--- flow/design.v ---
module Mips_Processor (
    input             clk,
    input             rst,
    output     [15:0] mem_addr,
    output            mem_wr,
    output     [15:0] mem_wdata,
    input      [15:0] mem_rdata,
    output reg        wb_we,
    output reg [3:0]  wb_rd,
    output reg [15:0] wb_data
);
    localparam OP_ADD  = 4'd0,  OP_ADDM = 4'd1,  OP_SUB = 4'd2,  OP_ADDI = 4'd3;
    localparam OP_MUL  = 4'd4,  OP_AND  = 4'd5,  OP_SHL = 4'd6,  OP_LW   = 4'd7;
    localparam OP_LWI  = 4'd8,  OP_SW   = 4'd9,  OP_SWI = 4'd10, OP_CLR  = 4'd11;
    localparam OP_LI   = 4'd12, OP_CMP  = 4'd13, OP_BNE = 4'd14, OP_J    = 4'd15;
    reg  [15:0] pc;
    reg         ifid_valid;
    reg  [15:0] ifid_instr, ifid_pcp2;
    reg         idex_valid;
    reg  [3:0]  idex_op, idex_r1, idex_r2;
    reg  [15:0] idex_v1, idex_v2, idex_imm;
    reg         exmem_valid;
    reg  [3:0]  exmem_op, exmem_rd;
    reg  [15:0] exmem_res, exmem_s;
    reg         exmem_phase;
    reg  [15:0] sr, hi, lo;
    reg  [15:0] rf [0:15];
    function writes_reg(input [3:0] op);
        writes_reg = (op == OP_ADD) || (op == OP_ADDM) || (op == OP_SUB) || (op == OP_ADDI) ||
                     (op == OP_AND) || (op == OP_SHL) || (op == OP_LW) || (op == OP_LWI) ||
                     (op == OP_CLR) || (op == OP_LI);
    endfunction
    function uses_ba(input [3:0] op);
        uses_ba = (op == OP_ADDM) || (op == OP_LW) || (op == OP_LWI) || (op == OP_SW) || (op == OP_SWI);
    endfunction
    function uses_mem(input [3:0] op);
        uses_mem = uses_ba(op);
    endfunction
    function is_load(input [3:0] op);
        is_load = (op == OP_ADDM) || (op == OP_LW) || (op == OP_LWI);
    endfunction
    function b_is_reg(input [3:0] op);
        b_is_reg = (op == OP_ADD) || (op == OP_SUB) || (op == OP_MUL) || (op == OP_AND) || (op == OP_CMP);
    endfunction
    function b_shifted(input [3:0] op);
        b_shifted = (op == OP_ADDM) || (op == OP_LW) || (op == OP_LI);
    endfunction
    function real_rd(input [3:0] r);
        real_rd = (r != 4'd0) && (r != 4'd9) && (r != 4'd12) && (r != 4'd13);
    endfunction
    wire mem_port   = exmem_valid && uses_mem(exmem_op);
    wire two_phase  = (exmem_op == OP_LWI) || (exmem_op == OP_SWI);
    wire stall_mem  = exmem_valid && two_phase && !exmem_phase;
    wire [15:0] data_addr = exmem_res;
    assign mem_addr  = mem_port ? data_addr : pc;
    assign mem_wr    = exmem_valid && ((exmem_op == OP_SW) || (exmem_op == OP_SWI && exmem_phase));
    assign mem_wdata = exmem_s;
    reg [15:0] mem_result;
    always @* begin
        case (exmem_op)
            OP_ADDM:       mem_result = exmem_s + mem_rdata;
            OP_LW, OP_LWI: mem_result = mem_rdata;
            default:       mem_result = exmem_res;
        endcase
    end
    wire mem_we       = exmem_valid && writes_reg(exmem_op) && !stall_mem;
    wire mem_fwd_ok   = exmem_valid && writes_reg(exmem_op) && !is_load(exmem_op) && real_rd(exmem_rd);
    wire wb_real      = wb_we && real_rd(wb_rd);
    function [15:0] fwd(input [3:0] r, input [15:0] v);
        if (mem_fwd_ok && exmem_rd == r)
            fwd = exmem_res;
        else if (wb_real && wb_rd == r)
            fwd = wb_data;
        else
            fwd = v;
    endfunction
    wire [15:0] f1 = fwd(idex_r1, idex_v1);
    wire [15:0] f2 = fwd(idex_r2, idex_v2);
    wire [15:0] ex_a = uses_ba(idex_op) ? f2 : f1;
    wire [15:0] ex_b = b_is_reg(idex_op) ? f2 : idex_imm;
    wire [16:0] ex_diff = {1'b0, ex_a} + {1'b0, ~ex_b} + 17'd1;
    wire        ex_eq   = (ex_a == ex_b);
    wire [31:0] ex_prod = ex_a * ex_b;
    wire [15:0] ex_shl  = (ex_b[15:4] != 12'd0) ? 16'd0 : (ex_a << ex_b[3:0]);
    reg [15:0] ex_res;
    always @* begin
        case (idex_op)
            OP_SUB:  ex_res = ex_diff[15:0];
            OP_AND:  ex_res = ex_a & ex_b;
            OP_SHL:  ex_res = ex_shl;
            OP_CLR:  ex_res = 16'd0;
            OP_LI:   ex_res = ex_b;
            default: ex_res = ex_a + ex_b;
        endcase
    end
    wire [15:0] ex_sr = {ex_eq, ex_diff[15], ex_diff[16],
                         (ex_a[15] != ex_b[15]) && (ex_diff[15] != ex_a[15]), 12'd0};
    wire [3:0]  id_op = ifid_instr[15:12];
    wire [3:0]  id_r1 = ifid_instr[11:8];
    wire [3:0]  id_r2 = uses_ba(id_op) ? 4'd10 : ifid_instr[7:4];
    wire [15:0] id_sx = {{8{ifid_instr[7]}}, ifid_instr[7:0]};
    wire [15:0] id_imm = b_shifted(id_op) ? {id_sx[14:0], 1'b0} : id_sx;
    function [15:0] rd_reg(input [3:0] r);
        if (r == 4'd0)
            rd_reg = 16'd0;
        else if (r == 4'd9)
            rd_reg = sr;
        else if (r == 4'd12)
            rd_reg = hi;
        else if (r == 4'd13)
            rd_reg = lo;
        else if (wb_real && wb_rd == r)
            rd_reg = wb_data;
        else
            rd_reg = rf[r];
    endfunction
    wire id_reads1 = ifid_valid && (id_op != OP_LI) && (id_op != OP_CLR) && (id_op != OP_BNE) &&
                     (id_op != OP_J) && (!uses_ba(id_op) || id_op == OP_ADDM || id_op == OP_SW || id_op == OP_SWI);
    wire id_reads2 = ifid_valid && (b_is_reg(id_op) || uses_ba(id_op));
    wire ex_load   = idex_valid && writes_reg(idex_op) && is_load(idex_op);
    wire load_use  = ex_load && ((id_reads1 && id_r1 == idex_r1) || (id_reads2 && id_r2 == idex_r1));
    function spec_hit(input [3:0] r);
        spec_hit = idex_valid && (((idex_op == OP_CMP) && r == 4'd9) ||
                                  ((idex_op == OP_MUL) && (r == 4'd12 || r == 4'd13)));
    endfunction
    wire spec_use  = (id_reads1 && spec_hit(id_r1)) || (id_reads2 && spec_hit(id_r2));
    wire stall_id  = load_use || spec_use;
    wire id_go     = ifid_valid && !stall_mem && !stall_id;
    wire ex_cmp    = idex_valid && (idex_op == OP_CMP);
    wire br_taken  = ifid_valid && (id_op == OP_BNE) && (ex_cmp ? !ex_eq : !sr[15]);
    wire redirect  = id_go && (br_taken || id_op == OP_J);
    wire [15:0] br_target = ifid_pcp2 + {id_sx[14:0], 1'b0};
    wire [15:0] j_target  = {ifid_pcp2[15:13], ifid_instr[11:0], 1'b0};
    wire fetch    = !mem_port;                  
    wire if_hold  = stall_mem || (ifid_valid && stall_id);
    wire [15:0] pcp2 = pc + 16'd2;
    integer i;
    always @(posedge clk) begin
        if (rst) begin
            pc <= 16'd0;
            ifid_valid <= 1'b0;
            idex_valid <= 1'b0;
            exmem_valid <= 1'b0;
            exmem_phase <= 1'b0;
            wb_we <= 1'b0;
            sr <= 16'd0;
            hi <= 16'd0;
            lo <= 16'd0;
            for (i = 0; i < 16; i = i + 1)
                rf[i] <= 16'd0;
        end else begin
            if (wb_real)
                rf[wb_rd] <= wb_data;
            wb_we   <= mem_we;
            wb_rd   <= exmem_rd;
            wb_data <= mem_result;
            if (stall_mem) begin
                exmem_phase <= 1'b1;
                exmem_res   <= mem_rdata;
                idex_v1     <= f1;
                idex_v2     <= f2;
            end else begin
                exmem_valid <= idex_valid && (idex_op != OP_BNE) && (idex_op != OP_J);
                exmem_op    <= idex_op;
                exmem_rd    <= idex_r1;
                exmem_res   <= ex_res;
                exmem_s     <= f1;
                exmem_phase <= 1'b0;
                if (idex_valid && idex_op == OP_CMP)
                    sr <= ex_sr;
                if (idex_valid && idex_op == OP_MUL) begin
                    hi <= ex_prod[31:16];
                    lo <= ex_prod[15:0];
                end
                idex_valid <= id_go;
                idex_op    <= id_op;
                idex_r1    <= id_r1;
                idex_r2    <= id_r2;
                idex_v1    <= rd_reg(id_r1);
                idex_v2    <= rd_reg(id_r2);
                idex_imm   <= id_imm;
            end
            if (redirect) begin
                pc <= (id_op == OP_J) ? j_target : br_target;
                ifid_valid <= 1'b0;
            end else if (!if_hold) begin
                if (fetch) begin
                    pc <= pcp2;
                    ifid_valid <= 1'b1;
                    ifid_instr <= mem_rdata;
                    ifid_pcp2  <= pcp2;
                end else begin
                    ifid_valid <= 1'b0;
                end
            end
        end
    end
endmodule
--- flow/run.sh ---
#!/bin/bash
# the make line also repeats each setting of config.mk as NAME=value (left out here)
make -C /OpenROAD-flow-scripts/flow DESIGN_CONFIG=/design/flow/config.mk WORK_HOME=/design/flow/orfs CLKGATE_MAP_FILE= finish
--- flow/config.mk ---
export PLATFORM = sky130hd
export DESIGN_NAME = Mips_Processor
export DESIGN_NICKNAME = Mips_Processor
export VERILOG_FILES = /design/flow/design.v
export SDC_FILE = /design/flow/constraint.sdc
export NUM_CORES = 4
export LEC_CHECK = 0
export ABC_AREA = 1
export CAP_MARGIN = 0
export CORE_MARGIN = 2
export CORE_UTILIZATION = 72
export CTS_CLUSTER_DIAMETER = 363
export PLACE_DENSITY = 0.64
export SETUP_SLACK_MARGIN = -0.44
export SLEW_MARGIN = 40
--- flow/constraint.sdc ---
create_clock -name core_clock -period 6.44 [get_ports {clk}]
set_input_delay 1.2880 -clock core_clock [delete_from_list [all_inputs] [get_ports {clk}]]
set_output_delay 1.2880 -clock core_clock [all_outputs]
set_load 0.01 [all_outputs]
==> ci_impl_report.md, run 1 <==
### Metrics collected by this job

| Metric | Value |
|---|---|
| Boundary Pins | roughly 72 |
| Post-Syn Instances | 4537 |
| Ys flop type | edfxtp_1 |
| Chip Area, Yosys | between 30000 and 40000 um2 |
| Synth top area share | 0.328 |
| Syn Std Cell Area | 36700 um2 |
| Ys Warns | 1 |
| Sequential area share after synthesis | 0.362 |
| Yosys adder share | 0.165 |
| Synth top area cells | edfxtp_1 33%, fa_1 11%, nand2_1 10%, inv_1 5.8%, ha_1 5.7% |
| Yosys top cell by area | edfxtp_1 |
| Total die size | 52800 um2 |
| Fp util | 0.731 |
| Port Buf Inserts | a little over 70 |
| Total CTS buffers | 48 |
| Post-Place Cells | about 5500 |
| Status | did not finish |
| Clock buffer depth | 3 |
| Avg Cell Area, Syn | between 8 and 9 um2 |
| Root Buffer | clkbuf_16 |
| Rows | 82 |
| Mux cell area share after synthesis | 0.000819 |
| Grt total ovfl | 5 |
| Post-synth ARST share | 0 |
| CTS Sinks | roughly 460 |
| DP HPWL | 103000 um |
| Ys cells | 4537 |
| Ys flops | 462 |
| Synth top cell by count | nand2_1 |
| Comb area leader | simple AND/OR/NAND/NOR gates |
| Aoi share | 0.144 |
| Commonest cells in the synthesized netlist | 988 x nand2_1, 567 x inv_1, 509 x nor2_1, 401 x edfxtp_1, 312 x a21oi_1 |
| # H-tree levels | 2 |
| GRT Overall Usage | 0.788 |
| XOR/XNOR share of the synthesized area | 0.0193 |
| Number of enable flip-flop cells | 401 |
| Simple Share, Synth | 0.219 |
| Last stage reached | global routing (5_1_grt) |
| Core area | 50200 um2 |
| Die width | 230 um |
| First Err | [ERROR GRT-0232] Routing congestion too high. Check the congestion heatmap in the GUI. |
| Unique cell types | a little under 70 |
| Die height | roughly 230 um |
| GPL Wtd Cong | approximately 1.1 |
## per-stage QoR
step	hold slack (ps)	worst slack (ps)	cell area (um2)
after floorplan	408	-432	37000
after global placement	418	-568	40600
after detailed placement	438	-932	40600
after CTS	449	-606	43100
## what timing repair did
action                                 in CTS
hold buffers                                0
setup endpoints to repair                  19
gates cloned                                1
endpoints found under the hold margin       0
buffers inserted                           53
pin swaps                                  37
gates resized                             133
## routing by layer
layer / track usage / overflow
met2: 0.926 / 3
met4: 0.714 / 2
met5: 0.372 / 0
met1: 0.798 / 0
met3: 0.695 / 0
==> inputs of run 2 (changes only) <==
- CAP_MARGIN: 0 -> 20
- HOLD_SLACK_MARGIN: unset -> 0.3
- SLEW_MARGIN: 40 -> 20
- clock period: 6.44 -> 6.53 ns (I/O delays scaled with it)
==> ci_impl_report.md, run 2 <==
### Metrics collected by this job

| Metric | Value |
|---|---|
| Status | complete, but fails checks |
| SO Faults | negative setup slack |
| CP max-delay cell | fa_1 |
| R2R setup slack | -1010 ps |
| Min-delay src | pc[0] |
| Fin Hold WS | roughly 450 ps |
| Critical path fanouts, max | 9 |
| Worst Tran Pin Value | between 1000 and 1500 ps |
| Met3 usage | 0.218 |
| Max Cap Violations | 0 |
| Vias in the first global route | 35900 |
| Crit path DAT | 8020 ps |
| Worst path depth | 36 |
| Met2 Use GR | 0.758 |
| Fin cells | between 5000 and 6000 |
| Total die size | around 53000 um2 |
| Worst setup path category | reg -> reg |
| Via density | approximately 7 |
| Yosys adder share | 0.165 |
| Fin crit share | 1.15 |
| Final Critical Period | approximately 7500 ps |
| Max-slew violation count | 0 |
| Yosys top cell by area | edfxtp_1 |
| Final worst slack | -1010 ps |
| Post-route ant nets | 0 |
| Number of enable flip-flop cells | around 400 |
| Avg Cell Area, Syn | 8.08 um2 |
| Clock buffer depth | 3 |
| Die height | around 230 um |
| Layout area overhead | 17.7% |
| Crit. End Element | register |
| Rows | 82 |
| Ys Warns | 1 |
| Unique cell types | 68 |
| Core area | 50200 um2 |
| Port Buf Inserts | between 70 and 80 |
| Post-Place Cells | roughly 5500 |
| Syn Std Cell Area | 36700 um2 |
| Most Crowded Layer GR | met2 |
| Reg2reg end | hi[15] |
| Ys flops | ~460 |
| Most used cell along the critical path | fa_1 |
| Initial DRC count | 8474 |
| Wire per inst | roughly 26 um |
| Hold Vio Cnt, Final | 0 |
| Data required, critical path | ~7000 ps |
| Clk Latency, worst-skew pair | approximately 650 ps |
| Chip Area, Yosys | ~37000 um2 |
| Antenna violations before repair | 5 |
| GRT Overall Usage | 0.526 |
| DP HPWL | a little under 100000 um |
| Grt met1 use | 0.659 |
| Max_slew headroom | 0.235 |
| # H-tree levels | 2 |
| Grt total ovfl | 0 |
| Fp util | 0.731 |
| Ys cells | between 4000 and 5000 |
| Die width | around 230 um |
| XOR/XNOR share of the synthesized area | 0.0193 |
| Simple Share, Synth | 0.219 |
| Boundary Pins | 72 |
| GPL Wtd Cong | roughly 1.1 |
| WHS Path Cells | 0 |
| Vias | slightly below 40000 |
| Fmax | around 0.13 GHz |
| Fin nets | about 5300 |
| Clk slew on worst S/H paths | 70 ps |
| Post-synth ARST share | 0 |
| Sequential area share after synthesis | 0.362 |
| Root Buffer | clkbuf_16 |
| Worst R2R Path Depth | 36 |
| WL final | around 150000 um |
| RSZ-0062 raised after global routing | yes |
| Worst path top cell family by delay | adder cells |
| Endpoint, Worst Hold | ifid_pcp2[0] |
| Worst Skew | roughly 62 ps |
| Critical Path Max Stage Delay | 550 ps |
| Synth top cell by count | nand2_1 |
| Worst Setup EP | hi[15] |
| Synth top area cells | edfxtp_1 33%, fa_1 11%, nand2_1 10%, inv_1 5.8%, ha_1 5.7% |
| Largest net degree at the start of global routing | 89 |
| Comb area leader | simple AND/OR/NAND/NOR gates |
| CP startpoint | wb_rd[2] |
| Synth top area share | 0.328 |
| CTS Sinks | 462 |
| Aoi share | 0.144 |
| Worst R2R Start | wb_rd[2] |
| Mux cell area share after synthesis | 0.000819 |
| Global-route wire length before repair | about 210000 um |
| TritonRoute pass-1 iters | 11 |
| Total CTS buffers | about 47 |
| Cts hold-fix bufs | 0 |
| Post-Syn Instances | 4537 |
| Hold Crit Class | reg -> reg |
| # DRC | 0 |
| Final setup vio count | 22 |
| Commonest cells in the synthesized netlist | 988 x nand2_1, 567 x inv_1, 509 x nor2_1, 401 x edfxtp_1, 312 x a21oi_1 |
| Startpoint types | register |
| CTS tree | done |
| Ys flop type | edfxtp_1 |
| Bufs and invs on worst path | 9 |
| Tool warnings | 48 |
-- run 2: area by class of cell --
cell class                 count  area (um2)
fill                        2756        7020
clock inverter                36         328
clock buffer                  51        1200
timing repair buffer         498        4120
timing repair inverter         1        8.76
inverter                     595        2270
tap                          672         841
multi-input combinational   3314       21100
sequential                   462       13300
antenna                        4        10.0
-- run 2: per-layer routing --
metal / wire length (um) / vias up
li1: - / 15800
met4: 14600 / 12
met1: 45800 / 17500
met2: 59900 / 4169
met5: 264 / -
met3: 28000 / 1301
-- run 2: through the flow --
| step | utilization | worst slack, ps | TNS [ps] | area [um2] |
|---|---|---|---|---|
| final | 0.860 | -1010 | -15420 | 43100 |
| after global routing | 0.860 | -1160 | -20240 | 43100 |
| after CTS | 0.844 | -554 | -8120 | 42400 |
| after detailed placement | 0.805 | -685 | -10620 | 40400 |
| after global placement | 0.805 | -545 | -7180 | 40400 |
| after floorplan | - | -440 | -4170 | 36900 |
-- run 2: what timing repair did --
item                                    4_1_cts  5_1_grt
setup buffers                                22       34
gates cloned                                  2        1
endpoints found under the setup margin       18       21
hold endpoints to repair                      0        0
pin swaps                                    27       63
resized                                      84      131
==> inputs of run 3 (changes only) <==
- CTS_CLUSTER_DIAMETER: 363 -> unset
- HOLD_SLACK_MARGIN: 0.3 -> unset
- SETUP_SLACK_MARGIN: -0.44 -> -0.24
- clock period: 6.53 -> 6.94 ns (I/O delays scaled with it)
==> ci_impl_report.md, run 3 <==
### Metrics collected by this job

| Metric | Value |
|---|---|
| Synth top cell by count | nand2_1 |
| Worst R2R Start | exmem_rd[0] |
| Most used cell along the critical path | nand2_1 |
| Commonest cells in the synthesized netlist | 988 x nand2_1, 567 x inv_1, 509 x nor2_1, 401 x edfxtp_1, 312 x a21oi_1 |
| Aoi share | 0.144 |
| Wire per inst | approximately 28 um |
| Ys cells | ~4500 |
| Vias | approximately 40000 |
| Layout area overhead | 18.4% |
| Crit. End Element | register |
| Worst Setup EP | hi[14] |
| SO Faults | negative setup slack |
| Hold Crit Class | reg -> reg |
| Largest net degree at the start of global routing | between 70 and 80 |
| Unique cell types | 68 |
| Tool warnings | ~46 |
| Crit path DAT | 8760 ps |
| Final worst slack | -1290 ps |
| Endpoint, Worst Hold | ifid_pcp2[0] |
| Comb area leader | simple AND/OR/NAND/NOR gates |
| Critical Path Max Stage Delay | roughly 900 ps |
| Vias in the first global route | between 30000 and 40000 |
| Synth top area share | 0.328 |
| Initial DRC count | between 8000 and 9000 |
| Die width | 230 um |
| Reg2reg end | hi[14] |
| Boundary Pins | between 70 and 80 |
| Fp util | 0.731 |
| Port Buf Inserts | ~71 |
| Ys flops | between 400 and 500 |
| Chip Area, Yosys | 36700 um2 |
| Post-Syn Instances | approximately 4500 |
| RSZ-0062 raised after global routing | yes |
| Max-slew violation count | 0 |
| # DRC | 0 |
| Global-route wire length before repair | about 210000 um |
| DP HPWL | ~100000 um |
| Sequential area share after synthesis | 0.362 |
| Status | complete, but fails checks |
| Fmax | ~0.12 GHz |
| CTS tree | done |
| Final Critical Period | 8230 ps |
| Clk Latency, worst-skew pair | around 640 ps |
| Number of enable flip-flop cells | around 400 |
| Clock buffer depth | 3 |
| Simple Share, Synth | 0.219 |
| Worst path depth | 34 |
| Fin nets | around 5300 |
| Clk slew on worst S/H paths | roughly 80 ps |
| Antenna violations before repair | 15 |
| Max Cap Violations | 0 |
| Post-route ant nets | 0 |
| Worst path top cell family by delay | adder cells |
| Post-placement setup slack | -424 ps |
| Min-delay src | pc[0] |
| CP max-delay cell | fa_1 |
| Critical path fanouts, max | 8 |
| WL final | 158000 um |
| Core area | between 50000 and 60000 um2 |
| R2R setup slack | -1290 ps |
| Max_slew headroom | 0.213 |
| Worst Tran Pin Value | ~1200 ps |
| Worst Skew | roughly 50 ps |
| # H-tree levels | 2 |
| CP startpoint | exmem_rd[0] |
| Post-synth ARST share | 0 |
| Hold Vio Cnt, Final | 0 |
| Startpoint types | register |
| Bufs and invs on worst path | 11 |
| Worst R2R Path Depth | 34 |
| Yosys adder share | 0.165 |
| TritonRoute pass-1 iters | 17 |
| Cts hold-fix bufs | 0 |
| Avg Cell Area, Syn | 8.08 um2 |
| Final setup vio count | 21 |
| Data required, critical path | between 7000 and 8000 ps |
| Rows | approximately 82 |
| Syn Std Cell Area | around 37000 um2 |
| Synth top area cells | edfxtp_1 33%, fa_1 11%, nand2_1 10%, inv_1 5.8%, ha_1 5.7% |
| Total CTS buffers | approximately 48 |
| GPL Wtd Cong | around 1.1 |
| Fin crit share | 1.19 |
| GRT Overall Usage | 0.537 |
| WHS Path Cells | 0 |
| Yosys top cell by area | edfxtp_1 |
| XOR/XNOR share of the synthesized area | 0.0193 |
| Ys Warns | 1 |
| Root Buffer | clkbuf_16 |
| CTS Sinks | around 460 |
| Via density | between 7 and 8 |
| Mux cell area share after synthesis | 0.000819 |
| Grt total ovfl | 0 |
| Worst setup path category | reg -> reg |
| Die height | 230 um |
| Ys flop type | edfxtp_1 |
| Total die size | between 50000 and 60000 um2 |
-- run 3: timing repair --
item | CTS | global route
setup buffers | 13 | 63
cloned | 1 | 3
resized | 49 | 265
pin swaps | 11 | 110
endpoints found under the setup margin | 12 | 19
-- run 3: metrics by stage --
stage	TNS [ps]	cells	cell area [um2]	hold WS [ps]	utilization
after global placement	-1470	5444	40100	416	0.799
after floorplan	-133	4600	36900	408	-
after global routing	-16690	5600	43400	466	0.865
final	-15590	5610	43400	448	0.865
after detailed placement	-3630	5444	40100	431	0.799
after CTS	-2260	5546	41900	446	0.836
-- run 3: cell type report --
class / count / area [um2]
Tap cell: 672 / 841
Multi-Input combinational cell: 3313 / 21400
Sequential cell: 462 / 13300
Clock inverter: 23 / 278
Timing Repair Buffer: 470 / 4060
Clock buffer: 65 / 1310
Inverter: 595 / 2270
Fill cell: 2583 / 6750
Antenna cell: 10 / 25.0
-- run 3: layer usage --
| layer | up-vias | track usage | wire length, um |
|---|---|---|---|
| met2 | 4736 | 0.775 | 62400 |
| met5 | - | 0.0156 | 264 |
| li1 | 15700 | - | - |
| met4 | 24 | 0.350 | 16800 |
| met1 | 17700 | 0.658 | 47100 |
| met3 | 1665 | 0.230 | 31200 |
==> inputs of run 4 (changes only) <==
- ABC_AREA: 1 -> unset
- CAP_MARGIN: 20 -> 5
- CORE_UTILIZATION: 72 -> 69
- PLACE_DENSITY: 0.64 -> 0.38
- SETUP_SLACK_MARGIN: -0.24 -> unset
- TNS_END_PERCENT: unset -> 10
- clock period: 6.94 -> 10.3 ns (I/O delays scaled with it)
==> ci_impl_report.md, run 4 <==
### Metrics collected by this job

| Metric | Value |
|---|---|
| Status | finished clean |
| Largest net degree at the start of global routing | roughly 65 |
| Data required, critical path | approximately 11000 ps |
| Worst path depth | 29 |
| Final setup vio count | 0 |
| Fin nets | between 4000 and 5000 |
| Boundary Pins | between 70 and 80 |
| Number of enable flip-flop cells | ~400 |
| Fin crit share | 0.963 |
| Unique cell types | 88 |
| Ys Warns | 1 |
| Die height | approximately 230 um |
| CTS tree | done |
| Startpoint types | register |
| WHS Path Cells | 0 |
| TritonRoute pass-1 iters | 9 |
| Vias in the first global route | ~32000 |
| Wire per inst | about 30 um |
| Clk Latency, worst-skew pair | 630 ps |
| Worst setup path category | reg -> reg |
| # H-tree levels | 2 |
| # DRC | 0 |
| Clk slew on worst S/H paths | around 60 ps |
| Hold Vio Cnt, Final | 0 |
| Worst Skew | between 30 and 40 ps |
| Setup TNS | 0 ps |
| Post-synth ARST share | 0 |
| Port Buf Inserts | between 70 and 80 |
| CP startpoint | wb_rd[3] |
| Fin Hold WS | 473 ps |
| Total die size | between 50000 and 60000 um2 |
| Critical Path Max Stage Delay | about 710 ps |
| Grt total ovfl | 0 |
| Simple Share, Synth | 0.164 |
| Synth top area share | 0.330 |
| GRT Overall Usage | 0.492 |
| Syn Std Cell Area | 36500 um2 |
| Chip Area, Yosys | around 36000 um2 |
| GPL Wtd Cong | slightly above 1 |
| Antenna violations before repair | 4 |
| Layout area overhead | 9.92% |
| Clock buffer depth | 3 |
| Core area | about 52000 um2 |
| Dpl cell area | 38200 um2 |
| Sequential area share after synthesis | 0.364 |
| Rows | 84 |
| Vias | roughly 32000 |
| CP max-delay cell | edfxtp_1 |
| Endpoint, Worst Hold | ifid_pcp2[0] |
| XOR/XNOR share of the synthesized area | 0.0282 |
| Max_slew headroom | 0.198 |
| Worst Setup EP | hi[15] |
| Bufs and invs on worst path | 4 |
| CTS Sinks | between 400 and 500 |
| WL final | between 100000 and 150000 um |
| Avg Cell Area, Syn | just under 10 um2 |
| Ys flop type | edfxtp_1 |
| Final Critical Period | around 9900 ps |
| Min-delay src | pc[0] |
| Reg2reg end | hi[15] |
| Max Cap Violations | 0 |
| Worst Tran Pin Value | between 1000 and 1500 ps |
| Yosys top cell by area | edfxtp_1 |
| Hold Crit Class | reg -> reg |
| Post-route ant nets | 0 |
| Synth top cell by count | nand2_1 |
| Total CTS buffers | approximately 50 |
| Global-route wire length before repair | 196000 um |
| Ys flops | 462 |
| Worst R2R Path Depth | 29 |
| Worst path top cell family by delay | adder cells |
| Fill count | 3444 |
| Cts hold-fix bufs | 0 |
| DP HPWL | about 90000 um |
| Worst R2R Start | wb_rd[3] |
| Ys cells | 3664 |
| Aoi share | 0.136 |
| Max-slew violation count | 0 |
| Root Buffer | clkbuf_16 |
| Tool warnings | between 40 and 50 |
| Most used cell along the critical path | fa_1 |
| Comb area leader | adder cells |
| Mux cell area share after synthesis | 0.0851 |
| Initial DRC count | around 5200 |
| Via density | a little over 7 |
| Yosys adder share | 0.166 |
| Synth top area cells | edfxtp_1 33%, fa_1 11%, ha_1 5.7%, mux4_2 4.9%, nand2_1 4.2% |
| Critical path fanouts, max | 29 |
| Crit path DAT | 10350 ps |
| Post-Syn Instances | 3664 |
| Die width | around 230 um |
| Fmax | a little over 0.1 GHz |
| Fp util | 0.695 |
| R2R setup slack | roughly 380 ps |
| Commonest cells in the synthesized netlist | 404 x nand2_1, 401 x edfxtp_1, 284 x nor2_1, 280 x inv_1, 202 x and2_1 |
| Final Cell Area | ~40000 um2 |
| Crit. End Element | register |
## run 4: stage by stage
stage	cells	util	worst slack [ps]
global placement	4348	0.728	757
global route	4436	0.764	-57.4
finish	4437	0.764	381
detailed placement	4348	0.728	435
floorplan	3727	-	1540
CTS	4436	0.763	411
## run 4: area by class of cell
cell class / count / area [um2] / area share
Timing Repair Buffer: 174 / 1480 / 0.0370
Clock inverter: 32 / 527 / 0.0131
Clock buffer: 56 / 1270 / 0.0318
Multi-Input combinational cell: 2722 / 21500 / 0.537
Antenna cell: 1 / 2.50 / 0.0000624
Inverter: 302 / 1140 / 0.0284
Sequential cell: 462 / 13300 / 0.331
Tap cell: 688 / 861 / 0.0215
## run 4: timing repair
| item | 4_1_cts | 5_1_grt |
|---|---|---|
| setup endpoints to repair | 0 | 6 |
| setup buffers | 0 | 0 |
| resized | 0 | 9 |
## run 4: layer usage
metal / track usage / up-vias / part of all wire
li1: - / 13100 / -
met1: 0.596 / 15200 / 0.33
met2: 0.745 / 2945 / 0.44
met3: 0.159 / 836 / 0.15
met4: 0.351 / 9 / 0.087
met5: 0.0143 / - / 0.0011
==> inputs of run 5 (changes only) <==
- ABC_AREA: unset -> 1
- CAP_MARGIN: 5 -> 20
- CORE_ASPECT_RATIO: unset -> 1.04
- CORE_UTILIZATION: 69 -> 72
- CTS_CLUSTER_DIAMETER: unset -> 232
- CTS_CLUSTER_SIZE: unset -> 75
- GPL_ROUTABILITY_DRIVEN: unset -> 1
- GPL_TIMING_DRIVEN: unset -> 1
- HOLD_SLACK_MARGIN: unset -> -0.08
- MAX_ROUTING_LAYER: unset -> met4
- PLACE_DENSITY: 0.38 -> 0.65
- SETUP_SLACK_MARGIN: unset -> 0.05
- SLEW_MARGIN: 20 -> 25
- TNS_END_PERCENT: 10 -> 35
- clock period: 10.3 -> 6.6 ns (I/O delays scaled with it)
==> ci_impl_report.md, run 5 <==
### Metrics collected by this job

| Metric | Value |
|---|---|
| Status | did not finish |
| Last stage reached | global routing (5_1_grt) |
| First Err | [ERROR GRT-0232] Routing congestion too high. Check the congestion heatmap in the GUI. |
| Dpl cell area | 40800 um2 |
| Post-placement setup slack | -699 ps |
| Die width | 225 um |
| Fp util | 0.727 |
| Simple Share, Synth | 0.219 |
| XOR/XNOR share of the synthesized area | 0.0193 |
| GRT Overall Usage | 0.632 |
| Number of enable flip-flop cells | around 400 |
| Mux cell area share after synthesis | 0.000819 |
| Core area | 50400 um2 |
| Post-synth ARST share | 0 |
| Rows | roughly 84 |
| Ys cells | about 4500 |
| Boundary Pins | slightly above 70 |
| Post-Syn Instances | 4537 |
| Port Buf Inserts | between 70 and 80 |
| Syn Std Cell Area | 36700 um2 |
| Total die size | 52800 um2 |
| Unique cell types | about 68 |
| Synth top area cells | edfxtp_1 33%, fa_1 11%, nand2_1 10%, inv_1 5.8%, ha_1 5.7% |
| Synth top area share | 0.328 |
| DP HPWL | 104000 um |
| Ys Warns | 1 |
| Aoi share | 0.144 |
| Chip Area, Yosys | approximately 37000 um2 |
| Clock buffer depth | 3 |
| Commonest cells in the synthesized netlist | 988 x nand2_1, 567 x inv_1, 509 x nor2_1, 401 x edfxtp_1, 312 x a21oi_1 |
| Yosys adder share | 0.165 |
| Total CTS buffers | 10 |
| Root Buffer | clkbuf_16 |
| Comb area leader | simple AND/OR/NAND/NOR gates |
| Sequential area share after synthesis | 0.362 |
| Yosys top cell by area | edfxtp_1 |
| GPL Wtd Cong | roughly 1.1 |
| Ys flop type | edfxtp_1 |
| Ys flops | about 460 |
| # H-tree levels | 1 |
| Die height | between 200 and 250 um |
| Synth top cell by count | nand2_1 |
| CTS Sinks | roughly 460 |
| Grt total ovfl | 18 |
| Avg Cell Area, Syn | 8.08 um2 |
run 5: metal layers:
metal | GRT overflow | global-route usage
met5 | - | -
met4 | 7 | 0.492
met3 | 3 | 0.347
met2 | 8 | 0.858
met1 | 0 | 0.685
run 5: repair_timing:
item | 4_1_cts
hold buffers | 0
buffers inserted | 53
gates cloned | 1
endpoints found under the setup margin | 23
endpoints found under the hold margin | 0
pin swaps | 20
gates resized | 127
run 5: per-stage QoR:
| step | instances | setup TNS [ps] |
|---|---|---|
| after floorplan | 4600 | -1.81 |
| after global placement | 5488 | -5450 |
| after detailed placement | 5488 | -9320 |
| after CTS | 5556 | -8260 |
==> inputs of run 6 (changes only) <==
- ABC_AREA: 1 -> unset
- CAP_MARGIN: 20 -> 5
- CELL_PAD_IN_SITES_DETAIL_PLACEMENT: unset -> 1
- CORE_ASPECT_RATIO: 1.04 -> unset
- CORE_UTILIZATION: 72 -> 23
- CTS_CLUSTER_DIAMETER: 232 -> 283
- CTS_CLUSTER_SIZE: 75 -> unset
- GPL_ROUTABILITY_DRIVEN: 1 -> 0
- GPL_TIMING_DRIVEN: 1 -> 0
- HOLD_SLACK_MARGIN: -0.08 -> 0.24
- MAX_ROUTING_LAYER: met4 -> unset
- MIN_ROUTING_LAYER: unset -> met1
- PLACE_DENSITY: 0.65 -> 0.93
- SETUP_SLACK_MARGIN: 0.05 -> 0.76
- SLEW_MARGIN: 25 -> 35
- TNS_END_PERCENT: 35 -> unset
- clock period: 6.6 -> 14.5 ns (I/O delays scaled with it)
==> ci_impl_report.md, run 6 <==
### Metrics collected by this job

| Metric | Value |
|---|---|
| Port Buf Inserts | approximately 71 |
| Rows | 146 |
| Cts hold-fix bufs | 0 |
| Post-placement setup slack | just under 3000 ps |
| Total die size | ~160000 um2 |
| Avg Cell Area, Syn | between 9 and 10 um2 |
| XOR/XNOR share of the synthesized area | 0.0282 |
| Mux cell area share after synthesis | 0.0851 |
| Post-Syn Instances | about 3700 |
| Ys cells | roughly 3700 |
| Simple Share, Synth | 0.164 |
| Unique cell types | 88 |
| Post-synth ARST share | 0 |
| Synth top area share | 0.330 |
| Core area | around 160000 um2 |
| Root Buffer | clkbuf_16 |
| Number of enable flip-flop cells | 401 |
| Synth top cell by count | nand2_1 |
| Syn Std Cell Area | 36500 um2 |
| Post-CTS Setup Bufs | 0 |
| Synth top area cells | edfxtp_1 33%, fa_1 11%, ha_1 5.7%, mux4_2 4.9%, nand2_1 4.2% |
| Die width | slightly above 400 um |
| CTS Sinks | 462 |
| Boundary Pins | just over 70 |
| Comb area leader | adder cells |
| Clock buffer depth | 3 |
| Ys flops | around 460 |
| Grt total ovfl | 597 |
| # H-tree levels | 2 |
| Aoi share | 0.136 |
| DP HPWL | about 150000 um |
| Yosys adder share | 0.166 |
| Die height | around 400 um |
| Ys Warns | 1 |
| Commonest cells in the synthesized netlist | 404 x nand2_1, 401 x edfxtp_1, 284 x nor2_1, 280 x inv_1, 202 x and2_1 |
| Last stage reached | global routing (5_1_grt) |
| Chip Area, Yosys | 36500 um2 |
| Total CTS buffers | 50 |
| Status | did not finish |
| First Err | [ERROR GRT-0116] Global routing finished with congestion. Check the congestion regions in the DRC Viewer. |
| Yosys top cell by area | edfxtp_1 |
| GRT Overall Usage | 0.422 |
| Sequential area share after synthesis | 0.364 |
| Fp util | 0.231 |
| Ys flop type | edfxtp_1 |
| Post_cts resized | 0 |
run 6: layer usage:
layer / global-route usage / overflow
met1: 0.433 / 77
met2: 0.497 / 251
met3: 0.383 / 59
met4: 0.327 / 196
met5: 0.291 / 14
run 6: per-stage QoR:
step / instance area, um2 / cells / util
floorplan: 36700 / 3727 / -
global placement: 40000 / 5870 / 0.253
detailed placement: 40300 / 5878 / 0.255
CTS: 42000 / 5966 / 0.266
==> inputs of run 7 (changes only) <==
- CAP_MARGIN: 5 -> 15
- CELL_PAD_IN_SITES_DETAIL_PLACEMENT: 1 -> unset
- CELL_PAD_IN_SITES_GLOBAL_PLACEMENT: unset -> 1
- CORE_ASPECT_RATIO: unset -> 1.08
- CORE_MARGIN: 2 -> 9
- CORE_UTILIZATION: 23 -> 30
- CTS_CLUSTER_DIAMETER: 283 -> unset
- CTS_CLUSTER_SIZE: unset -> 72
- HOLD_SLACK_MARGIN: 0.24 -> unset
- MAX_ROUTING_LAYER: unset -> met4
- MIN_ROUTING_LAYER: met1 -> unset
- PLACE_DENSITY: 0.93 -> 0.44
- SETUP_SLACK_MARGIN: 0.76 -> unset
- SLEW_MARGIN: 35 -> 20
- TNS_END_PERCENT: unset -> 95
- clock period: 14.5 -> 11.0 ns (I/O delays scaled with it)
==> ci_impl_report.md, run 7 <==
### Metrics collected by this job

| Metric | Value |
|---|---|
| Status | finished clean |
| Final Cell Area | roughly 42000 um2 |
| CP startpoint | wb_rd[3] |
| Comb area leader | adder cells |
| Sequential area share after synthesis | 0.364 |
| Crit. End Element | register |
| Wire per inst | approximately 33 um |
| Critical Path Max Stage Delay | ~650 ps |
| Reg2reg end | hi[15] |
| Rows | roughly 130 |
| Fmax | about 0.095 GHz |
| Worst R2R Path Depth | 32 |
| Worst path top cell family by delay | adder cells |
| Die height | 380 um |
| Chip Area, Yosys | roughly 36000 um2 |
| Hold Crit Class | reg -> reg |
| Vias | around 30000 |
| Hold Vio Cnt, Final | 0 |
| Final core utilization | 0.346 |
| Fin Hold WS | ~440 ps |
| Vias in the first global route | 31100 |
| Worst Setup EP | hi[15] |
| Unique cell types | around 90 |
| Startpoint types | register |
| Boundary Pins | between 70 and 80 |
| # DRC | 0 |
| Final Critical Period | 10510 ps |
| Worst Tran Pin Value | ~1200 ps |
| Data required, critical path | 11500 ps |
| Max Cap Violations | 0 |
| Global-route wire length before repair | around 250000 um |
| Final setup vio count | 0 |
| Post-Syn Instances | approximately 3700 |
| Simple Share, Synth | 0.164 |
| Clock buffer depth | 3 |
| Cts hold-fix bufs | 0 |
| Synth top cell by count | nand2_1 |
| DP HPWL | approximately 140000 um |
| Largest net degree at the start of global routing | 45 |
| Synth top area cells | edfxtp_1 33%, fa_1 11%, ha_1 5.7%, mux4_2 4.9%, nand2_1 4.2% |
| Core area | 120000 um2 |
| TritonRoute pass-1 iters | 6 |
| Commonest cells in the synthesized netlist | 404 x nand2_1, 401 x edfxtp_1, 284 x nor2_1, 280 x inv_1, 202 x and2_1 |
| Antenna violations before repair | 11 |
| Fp util | 0.303 |
| Initial DRC count | ~3000 |
| Fin crit share | 0.956 |
| CTS tree | done |
| Dpl cell area | ~40000 um2 |
| Ys cells | 3664 |
| R2R setup slack | 490 ps |
| Mux cell area share after synthesis | 0.0851 |
| Total CTS buffers | between 50 and 60 |
| XOR/XNOR share of the synthesized area | 0.0282 |
| Synth top area share | 0.330 |
| Via density | around 5.5 |
| Ys flops | around 460 |
| Endpoint, Worst Hold | exmem_rd[0] |
| Ys flop type | edfxtp_1 |
| Root Buffer | clkbuf_16 |
| Post-route ant nets | 0 |
| Post-synth ARST share | 0 |
| CTS Sinks | ~460 |
| Avg Cell Area, Syn | 9.95 um2 |
| Grt total ovfl | 0 |
| Die width | roughly 350 um |
| Max-slew violation count | 0 |
| RSZ-0062 raised after global routing | no |
| WL final | 180000 um |
| Bufs and invs on worst path | 9 |
| Port Buf Inserts | between 70 and 80 |
| Clk Latency, worst-skew pair | approximately 690 ps |
| Syn Std Cell Area | ~36000 um2 |
| Ys Warns | 1 |
| Total die size | between 100000 and 150000 um2 |
| Worst setup path category | reg -> reg |
| Worst R2R Start | wb_rd[3] |
| Yosys adder share | 0.166 |
| Clk slew on worst S/H paths | ~60 ps |
| Yosys top cell by area | edfxtp_1 |
| Max_slew headroom | 0.190 |
| Layout area overhead | 14.2% |
| WHS Path Cells | 0 |
| # H-tree levels | 2 |
| Min-delay src | idex_r1[0] |
| Aoi share | 0.136 |
| CP max-delay cell | o22a_1 |
| Crit path DAT | 11010 ps |
| Worst path depth | 32 |
| Tool warnings | about 43 |
| GRT Overall Usage | 0.269 |
| Number of enable flip-flop cells | around 400 |
| Worst Skew | between 60 and 70 ps |
| Critical path fanouts, max | 11 |
| Fin nets | 4252 |
run 7: what timing repair did:
action / CTS / global route
buffers inserted: 0 / 3
endpoints found under the setup margin: 2 / 8
pin swaps: 0 / 1
gates resized: 7 / 20
run 7: metrics by stage:
step | instances | worst slack, ps | TNS [ps]
floorplan | 3727 | 2240 | 0
global placement | 5406 | -1310 | -81830
detailed placement | 5422 | -148 | -164
CTS | 5523 | 1.60 | 0
global route | 5525 | 32.0 | 0
finish | 5526 | 488 | 0
run 7: area by class of cell:
cell class	instances	area (um2)
clock inverter	33	262
multi-input combinational	2722	21500
buffer	235	950
tap	1608	2010
fill	12400	78600
clock buffer	69	1480
sequential	462	13300
timing repair buffer	90	997
antenna	5	12.5
inverter	302	1140
run 7: metal layers:
layer	track usage	vias up	wire length (um)
met3	0.0318	305	8650
met1	0.327	15600	74300
li1	-	13400	-
met4	0.120	0	9550
met2	0.447	1171	87700
met5	-	-	0
==> inputs of run 8 (changes only) <==
- CAP_MARGIN: 15 -> 5
- CELL_PAD_IN_SITES_DETAIL_PLACEMENT: unset -> 1
- CELL_PAD_IN_SITES_GLOBAL_PLACEMENT: 1 -> unset
- CORE_ASPECT_RATIO: 1.08 -> unset
- CORE_MARGIN: 9 -> 2
- CORE_UTILIZATION: 30 -> 23
- CTS_CLUSTER_DIAMETER: unset -> 130
- CTS_CLUSTER_SIZE: 72 -> unset
- GPL_ROUTABILITY_DRIVEN: 0 -> unset
- HOLD_SLACK_MARGIN: unset -> 0.24
- MAX_ROUTING_LAYER: met4 -> unset
- MIN_ROUTING_LAYER: unset -> met2
- PLACE_DENSITY: 0.44 -> unset
- PLACE_DENSITY_LB_ADDON: unset -> 0.22
- SETUP_SLACK_MARGIN: unset -> 0.76
- SLEW_MARGIN: 20 -> 35
- TNS_END_PERCENT: 95 -> unset
==> ci_impl_report.md, run 8 <==
### Metrics collected by this job

| Metric | Value |
|---|---|
| Ys Warns | 1 |
| Synth top area share | 0.330 |
| Final setup vio count | 0 |
| Logic area | 21800 um2 |
| Die height | 402 um |
| Fin nets | 4319 |
| Wire per inst | approximately 33 um |
| Crit path DAT | around 11000 ps |
| Via density | between 7 and 8 |
| Chip Area, Yosys | ~36000 um2 |
| WHS Path Cells | 0 |
| Largest net degree at the start of global routing | 37 |
| Worst R2R Start | exmem_op[0] |
| Post-Place Cells | 5909 |
| Total die size | roughly 160000 um2 |
| Most used cell along the critical path | fa_1 |
| CP max-delay cell | fa_1 |
| R2R setup slack | approximately 1000 ps |
| Post-route ant nets | 0 |
| XOR/XNOR share of the synthesized area | 0.0282 |
| CTS tree | done |
| Startpoint types | register |
| Fp util | 0.231 |
| Reg2reg end | hi[15] |
| Worst path top cell family by delay | adder cells |
| Unique cell types | about 88 |
| Final core utilization | 0.276 |
| Aoi share | 0.136 |
| Data required, critical path | 11610 ps |
| # DRC | 0 |
| RSZ-0062 raised after global routing | yes |
| Number of enable flip-flop cells | between 400 and 500 |
| Initial DRC count | 7869 |
| Commonest cells in the synthesized netlist | 404 x nand2_1, 401 x edfxtp_1, 284 x nor2_1, 280 x inv_1, 202 x and2_1 |
| Fin crit share | 0.909 |
| Synth top area cells | edfxtp_1 33%, fa_1 11%, ha_1 5.7%, mux4_2 4.9%, nand2_1 4.2% |
| Bufs and invs on worst path | 9 |
| Worst path depth | 32 |
| Critical path fanouts, max | 10 |
| Rows | between 100 and 150 |
| Worst R2R Path Depth | 32 |
| Sequential area share after synthesis | 0.364 |
| CTS Sinks | between 400 and 500 |
| Layout area overhead | 19.6% |
| Syn Std Cell Area | 36500 um2 |
| WL final | between 200000 and 250000 um |
| Clk Latency, worst-skew pair | about 710 ps |
| Ys flop type | edfxtp_1 |
| Worst Setup EP | hi[15] |
| Crit. End Element | register |
| Post-Syn Instances | 3664 |
| Endpoint, Worst Hold | idex_r1[1] |
| GRT Overall Usage | 0.369 |
| DP HPWL | roughly 150000 um |
| Boundary Pins | 72 |
| Critical Path Max Stage Delay | ~580 ps |
| Clk slew on worst S/H paths | around 70 ps |
| Status | finished clean |
| Root Buffer | clkbuf_16 |
| Min-delay src | ifid_instr[9] |
| Vias in the first global route | about 50000 |
| Setup TNS | 0 ps |
| Mux cell area share after synthesis | 0.0851 |
| Worst Tran Pin Value | 1120 ps |
| Worst Skew | between 70 and 80 ps |
| Antenna violations before repair | 4 |
| Grt total ovfl | 0 |
| Synth top cell by count | nand2_1 |
| CP startpoint | exmem_op[0] |
| Port Buf Inserts | approximately 71 |
| Total CTS buffers | between 50 and 60 |
| Vias | about 43000 |
| Clock buffer depth | 3 |
| Max-slew violation count | 0 |
| Max_slew headroom | 0.244 |
| Die width | between 400 and 500 um |
| Post-synth ARST share | 0 |
| Global-route wire length before repair | around 280000 um |
| Ys flops | between 400 and 500 |
| Yosys adder share | 0.166 |
| Comb area leader | adder cells |
| Fin cells | between 6000 and 7000 |
| # H-tree levels | 2 |
| Worst setup path category | reg -> reg |
| TritonRoute pass-1 iters | 12 |
| Yosys top cell by area | edfxtp_1 |
| Final Critical Period | ~10000 ps |
| Storage cell area | 13300 um2 |
| Fmax | around 0.10 GHz |
| GPL Wtd Cong | between 1 and 1.5 |
| Avg Cell Area, Syn | around 9.9 um2 |
| Fill count | about 18000 |
| Ys cells | 3664 |
| Core area | about 160000 um2 |
| Max Cap Violations | 0 |
| Simple Share, Synth | 0.164 |
| Hold Crit Class | reg -> reg |
| Tool warnings | approximately 45 |
| Hold Vio Cnt, Final | 0 |
[run 8: what timing repair did]
action	CTS	global route
pin swaps	2	6
gates resized	42	80
endpoints found under the setup margin	17	10
hold buffers	0	0
setup buffers	15	24
endpoints found under the hold margin	0	0
[run 8: per-stage QoR]
| stage | hold WS [ps] | worst slack [ps] | cell area, um2 |
|---|---|---|---|
| finish | 448 | 998 | 43600 |
| global placement | 426 | -1540 | 40000 |
| CTS | 445 | 771 | 43000 |
| detailed placement | 433 | -758 | 40800 |
| global route | 461 | 695 | 43500 |
| floorplan | 424 | 2240 | 36700 |
[run 8: layout make-up]
cell class | count | share of cell area
multi-input combinational | 2722 | 0.501
sequential | 462 | 0.304
tap | 2072 | 0.0595
timing repair buffer | 150 | 0.0363
clock buffer | 73 | 0.0354
inverter | 302 | 0.0266
buffer | 241 | 0.0254
clock inverter | 35 | 0.00916
antenna | 37 | 0.00212
[run 8: layer usage]
layer / GRT usage / share of wire / up-vias
met2: 0.379 / 0.43 / 13800
met5: 0.340 / 0.030 / -
li1: - / - / 13500
met1: - / 0 / 14000
met4: 0.103 / 0.093 / 195
met3: 0.520 / 0.45 / 1698
==> inputs of run 9 (changes only) <==
- ABC_AREA: unset -> 1
- CELL_PAD_IN_SITES_DETAIL_PLACEMENT: 1 -> unset
- CORE_UTILIZATION: 23 -> 69
- CTS_CLUSTER_DIAMETER: 130 -> unset
- CTS_CLUSTER_SIZE: unset -> 10
- GPL_TIMING_DRIVEN: 0 -> unset
- HOLD_SLACK_MARGIN: 0.24 -> unset
- MIN_ROUTING_LAYER: met2 -> unset
- PLACE_DENSITY: unset -> 0.38
- PLACE_DENSITY_LB_ADDON: 0.22 -> unset
- SETUP_SLACK_MARGIN: 0.76 -> 3.08
- SLEW_MARGIN: 35 -> 20
- TNS_END_PERCENT: unset -> 10
- clock period: 11.0 -> 10.3 ns (I/O delays scaled with it)
==> ci_impl_report.md, run 9 <==
### Metrics collected by this job

| Metric | Value |
|---|---|
| Yosys adder share | 0.165 |
| Largest net degree at the start of global routing | around 80 |
| Synth top area share | 0.328 |
| Global-route wire length before repair | 198000 um |
| Vias | 37100 |
| Worst path depth | 32 |
| Hold Vio Cnt, Final | 0 |
| Antenna violations before repair | 2 |
| DP HPWL | a little over 90000 um |
| Syn Std Cell Area | 36700 um2 |
| Max Cap Violations | 0 |
| Fin Hold WS | ~460 ps |
| Final setup vio count | 0 |
| Tool warnings | 47 |
| Dpl cell area | 37800 um2 |
| RSZ-0062 raised after global routing | yes |
| Unique cell types | 68 |
| XOR/XNOR share of the synthesized area | 0.0193 |
| Layout area overhead | 14.9% |
| Ys flop type | edfxtp_1 |
| Comb area leader | simple AND/OR/NAND/NOR gates |
| Crit. End Element | register |
| Rows | 84 |
| Fmax | ~0.13 GHz |
| Worst path top cell family by delay | adder cells |
| Worst R2R Path Depth | 32 |
| Chip Area, Yosys | 36700 um2 |
| Worst R2R Start | exmem_rd[0] |
| Via density | between 6 and 7 |
| Endpoint, Worst Hold | ifid_pcp2[0] |
| Synth top area cells | edfxtp_1 33%, fa_1 11%, nand2_1 10%, inv_1 5.8%, ha_1 5.7% |
| Fin nets | between 5000 and 6000 |
| TritonRoute pass-1 iters | 14 |
| Max_slew headroom | 0.0700 |
| Commonest cells in the synthesized netlist | 988 x nand2_1, 567 x inv_1, 509 x nor2_1, 401 x edfxtp_1, 312 x a21oi_1 |
| CTS Sinks | ~460 |
| Worst setup path category | reg -> reg |
| Ys flops | 462 |
| Critical Path Max Stage Delay | roughly 550 ps |
| Core area | approximately 53000 um2 |
| Grt total ovfl | 0 |
| Vias in the first global route | approximately 34000 |
| N_diodes | 0 |
| Avg Cell Area, Syn | around 8.1 um2 |
| Fp util | 0.698 |
| Critical path fanouts, max | 11 |
| Cts hold-fix bufs | 0 |
| Ys cells | between 4000 and 5000 |
| Total CTS buffers | around 53 |
| CP max-delay cell | fa_1 |
| Die width | 235 um |
| Setup TNS | 0 ps |
| Clock buffer depth | 3 |
| Simple Share, Synth | 0.219 |
| Wire per inst | about 26 um |
| Sequential area share after synthesis | 0.362 |
| Data required, critical path | ~11000 ps |
| Bufs and invs on worst path | 6 |
| Post-synth ARST share | 0 |
| Min-delay src | pc[0] |
| WHS Path Cells | 0 |
| Fin crit share | 0.729 |
| # DRC | 0 |
| Status | finished clean |
| GRT Overall Usage | 0.485 |
| Startpoint types | register |
| Boundary Pins | roughly 72 |
| Yosys top cell by area | edfxtp_1 |
| Post-route ant nets | 0 |
| Post-Syn Instances | between 4000 and 5000 |
| Final Cell Area | around 42000 um2 |
| Aoi share | 0.144 |
| R2R setup slack | approximately 2800 ps |
| Worst Tran Pin Value | approximately 1400 ps |
| Fin cells | around 5500 |
| Root Buffer | clkbuf_16 |
| WL final | 141000 um |
| Total die size | between 50000 and 60000 um2 |
| Clk Latency, worst-skew pair | roughly 650 ps |
| Hold Crit Class | reg -> reg |
| Max-slew violation count | 0 |
| Mux cell area share after synthesis | 0.000819 |
| Synth top cell by count | nand2_1 |
| Clk slew on worst S/H paths | around 60 ps |
| CTS tree | done |
| Crit path DAT | about 8000 ps |
| Port Buf Inserts | 71 |
| CP startpoint | exmem_rd[0] |
| # H-tree levels | 2 |
| Ys Warns | 1 |
| Worst Setup EP | hi[15] |
| Die height | 235 um |
| Reg2reg end | hi[15] |
| Most used cell along the critical path | fa_1 |
| Initial DRC count | a little over 7000 |
| Worst Skew | roughly 72 ps |
| Number of enable flip-flop cells | ~400 |
| Final Critical Period | between 7000 and 8000 ps |
| Post-Place Cells | approximately 5200 |
| GPL Wtd Cong | around 1.1 |
==> run 9: final cells by class <==
cell class	instances	area (um2)
clock buffer	93	1530
sequential	462	13300
inverter	595	2330
multi-input combinational	3317	21300
timing repair inverter	2	17.5
fill	3469	10400
tap	688	861
timing repair buffer	310	2790
clock inverter	4	58.8
==> run 9: metrics by stage <==
stage | setup WS (ps) | utilization
floorplan | 3290 | -
global placement | 2040 | 0.719
detailed placement | 1820 | 0.719
CTS | 3050 | 0.769
global route | 2640 | 0.802
finish | 2800 | 0.802
==> run 9: repair_timing <==
item                       4_1_cts  5_1_grt
hold endpoints to repair         0        0
pin swaps                       19       74
setup endpoints to repair       22       18
setup buffers                   86      107
cloned                           4        9
gates resized                   97      180
==> run 9: per-layer routing <==
layer	vias up	track usage	share of wire
met5	-	0	0.00035
met4	2	0.262	0.079
met3	986	0.189	0.19
met2	3797	0.692	0.41
met1	16800	0.637	0.32
li1	15400	-	-
==> inputs of run 10 (changes only) <==
- ABC_AREA: 1 -> unset
- CAP_MARGIN: 5 -> 35
- CELL_PAD_IN_SITES_DETAIL_PLACEMENT: unset -> 2
- CELL_PAD_IN_SITES_GLOBAL_PLACEMENT: unset -> 3
- CORE_UTILIZATION: 69 -> 61
- CTS_CLUSTER_SIZE: 10 -> 88
- GPL_ROUTABILITY_DRIVEN: unset -> 0
- MAX_ROUTING_LAYER: unset -> met4
- MIN_ROUTING_LAYER: unset -> met2
- PLACE_DENSITY: 0.38 -> unset
- PLACE_DENSITY_LB_ADDON: unset -> 0.14
- SETUP_SLACK_MARGIN: 3.08 -> 1.47
- TNS_END_PERCENT: 10 -> unset
- clock period: 10.3 -> 6.02 ns (I/O delays scaled with it)
==> ci_impl_report.md, run 10 <==
### Metrics collected by this job

| Metric | Value |
|---|---|
| Last stage reached | global placement without I/O (3_1_place_gp_skip_io) |
| First Err | [ERROR FLW-0024] Place density exceeds 1.0 (current PLACE_DENSITY_LB_ADDON =  0.14). Please check if the value of  PLACE_DENSITY_LB_ADDON is between 0 and 0.99. |
| Number of enable flip-flop cells | around 400 |
| Post-Syn Instances | approximately 3700 |
| Die height | approximately 250 um |
| Status | did not finish |
| Mux cell area share after synthesis | 0.0851 |
| Aoi share | 0.136 |
| Core area | 59000 um2 |
| Total die size | 61700 um2 |
| XOR/XNOR share of the synthesized area | 0.0282 |
| Yosys adder share | 0.166 |
| Synth top area cells | edfxtp_1 33%, fa_1 11%, ha_1 5.7%, mux4_2 4.9%, nand2_1 4.2% |
| Comb area leader | adder cells |
| Post-synth ARST share | 0 |
| Syn Std Cell Area | between 30000 and 40000 um2 |
| Die width | approximately 250 um |
| Ys cells | about 3700 |
| Chip Area, Yosys | around 36000 um2 |
| Ys Warns | 1 |
| Rows | slightly below 90 |
| Unique cell types | approximately 88 |
| Simple Share, Synth | 0.164 |
| Commonest cells in the synthesized netlist | 404 x nand2_1, 401 x edfxtp_1, 284 x nor2_1, 280 x inv_1, 202 x and2_1 |
| Avg Cell Area, Syn | just under 10 um2 |
| Ys flop type | edfxtp_1 |
| Sequential area share after synthesis | 0.364 |
| Ys flops | roughly 460 |
| Synth top cell by count | nand2_1 |
| Fp util | 0.618 |
| Yosys top cell by area | edfxtp_1 |
| Synth top area share | 0.330 |
==> inputs of run 11 (changes only) <==
- CAP_MARGIN: 35 -> 15
- CELL_PAD_IN_SITES_DETAIL_PLACEMENT: 2 -> 1
- CELL_PAD_IN_SITES_GLOBAL_PLACEMENT: 3 -> 1
- CORE_ASPECT_RATIO: unset -> 1.08
- CORE_MARGIN: 2 -> 8
- CORE_UTILIZATION: 61 -> 30
- CTS_CLUSTER_SIZE: 88 -> 72
- GPL_TIMING_DRIVEN: unset -> 0
- PLACE_DENSITY: unset -> 0.44
- PLACE_DENSITY_LB_ADDON: 0.14 -> unset
- SETUP_SLACK_MARGIN: 1.47 -> unset
- TNS_END_PERCENT: unset -> 95
- clock period: 6.02 -> 11.0 ns (I/O delays scaled with it)
==> ci_impl_report.md, run 11 <==
### Metrics collected by this job

| Metric | Value |
|---|---|
| DR WL met2 | between 90000 and 100000 um |
| Data required, critical path | 11570 ps |
| R2R setup slack | 310 ps |
| Antenna violations before repair | 0 |
| Worst R2R Start | wb_rd[3] |
| Post-Syn Instances | around 3700 |
| CTS Sinks | approximately 460 |
| Worst setup path category | reg -> reg |
| XOR/XNOR share of the synthesized area | 0.0282 |
| Reg2reg end | hi[15] |
| Worst Tran Pin Value | 1350 ps |
| Tool warnings | 44 |
| Final setup vio count | 0 |
| Total die size | 133000 um2 |
| Dpl cell area | ~40000 um2 |
| Synth top area share | 0.330 |
| Synth top area cells | edfxtp_1 33%, fa_1 11%, ha_1 5.7%, mux4_2 4.9%, nand2_1 4.2% |
| Grt total ovfl | 0 |
| Worst R2R Path Depth | 31 |
| Chip Area, Yosys | 36500 um2 |
| Total CTS buffers | 59 |
| Final Critical Period | about 11000 ps |
| Post-synth ARST share | 0 |
| Global-route wire length before repair | 267000 um |
| CP startpoint | wb_rd[3] |
| Ys flop type | edfxtp_1 |
| Sequential area share after synthesis | 0.364 |
| Layout area overhead | 15.8% |
| Via density | between 7 and 8 |
| Largest net degree at the start of global routing | between 40 and 50 |
| Unique cell types | between 80 and 90 |
| Worst Skew | between 90 and 100 ps |
| Startpoint types | register |
| Critical Path Max Stage Delay | about 650 ps |
| Min-delay src | idex_r1[1] |
| Max_slew headroom | 0.0990 |
| Mux cell area share after synthesis | 0.0851 |
| Wire per inst | around 35 um |
| Crit. End Element | register |
| Status | finished clean |
| Commonest cells in the synthesized netlist | 404 x nand2_1, 401 x edfxtp_1, 284 x nor2_1, 280 x inv_1, 202 x and2_1 |
| DP HPWL | 144000 um |
| Post-route ant nets | 0 |
| Initial DRC count | 9260 |
| Most used cell along the critical path | fa_1 |
| Syn Std Cell Area | roughly 36000 um2 |
| Fp util | 0.301 |
| Ys cells | about 3700 |
| Ys Warns | 1 |
| CTS tree | done |
| WL final | between 150000 and 200000 um |
| Number of enable flip-flop cells | between 400 and 500 |
| Fin crit share | 0.972 |
| Aoi share | 0.136 |
| Final Cell Area | 42200 um2 |
| Avg Cell Area, Syn | slightly below 10 um2 |
| # H-tree levels | 2 |
| Max Used Layer | met4 |
| Bufs and invs on worst path | 8 |
| Ys flops | around 460 |
| TritonRoute pass-1 iters | 10 |
| Simple Share, Synth | 0.164 |
| GRT Overall Usage | 0.450 |
| Clk slew on worst S/H paths | ~60 ps |
| Fin nets | between 4000 and 5000 |
| Hold Vio Cnt, Final | 0 |
| Fmax | ~0.094 GHz |
| Root Buffer | clkbuf_16 |
| Met3 Wirelength | 77800 um |
| Worst path top cell family by delay | adder cells |
| # DRC | 0 |
| Yosys top cell by area | edfxtp_1 |
| Vias in the first global route | 48600 |
| Max Cap Violations | 0 |
| Worst Setup EP | hi[15] |
| Max-slew violation count | 0 |
| Yosys adder share | 0.166 |
| Hold Crit Class | reg -> reg |
| Comb area leader | adder cells |
| Core area | 121000 um2 |
| Die height | about 380 um |
| Clock buffer depth | 3 |
| WHS Path Cells | 0 |
| CP max-delay cell | fa_1 |
| Worst path depth | 31 |
| Port Buf Inserts | just over 70 |
| Met1 WL | 0 um |
| Clk Latency, worst-skew pair | 730 ps |
| Critical path fanouts, max | 11 |
| Boundary Pins | 72 |
| Vias | about 43000 |
| Crit path DAT | approximately 11000 ps |
| Die width | ~350 um |
| Synth top cell by count | nand2_1 |
| Rows | between 100 and 150 |
| Endpoint, Worst Hold | exmem_rd[1] |
run 11: timing repair:
action / 4_1_cts / 5_1_grt
gates resized: 12 / 26
hold buffers: 0 / 0
cloned: 0 / 0
setup buffers: 1 / 6
hold endpoints to repair: 0 / 0
pin swaps: 1 / 2
endpoints found under the setup margin: 4 / 14
run 11: routing by layer:
layer,vias up,GRT usage
li1,13400,-
met1,13900,-
met2,13900,0.521
met3,1722,0.554
met4,0,0.138
met5,-,-
run 11: cell type report:
type	instances	area, um2
Clock buffer	72	1610
Sequential cell	462	13300
Antenna cell	32	80.1
Tap cell	1620	2030
Clock inverter	39	405
Fill cell	13800	78900
Inverter	302	1140
Timing Repair Buffer	101	1130
Buffer	234	957
Multi-Input combinational cell	2722	21600
run 11: metrics by stage:
step                setup slack (ps)  hold WS (ps)   util  std cells  TNS [ps]
floorplan                       2240           424      -       3727         0
global placement               -1260           433  0.325       5418    -75880
detailed placement              -267           437  0.329       5436      -405
CTS                              121           452  0.346       5545         0
global route                   -9.33           459  0.348       5552     -9.33
finish                           309           451  0.349       5584         0
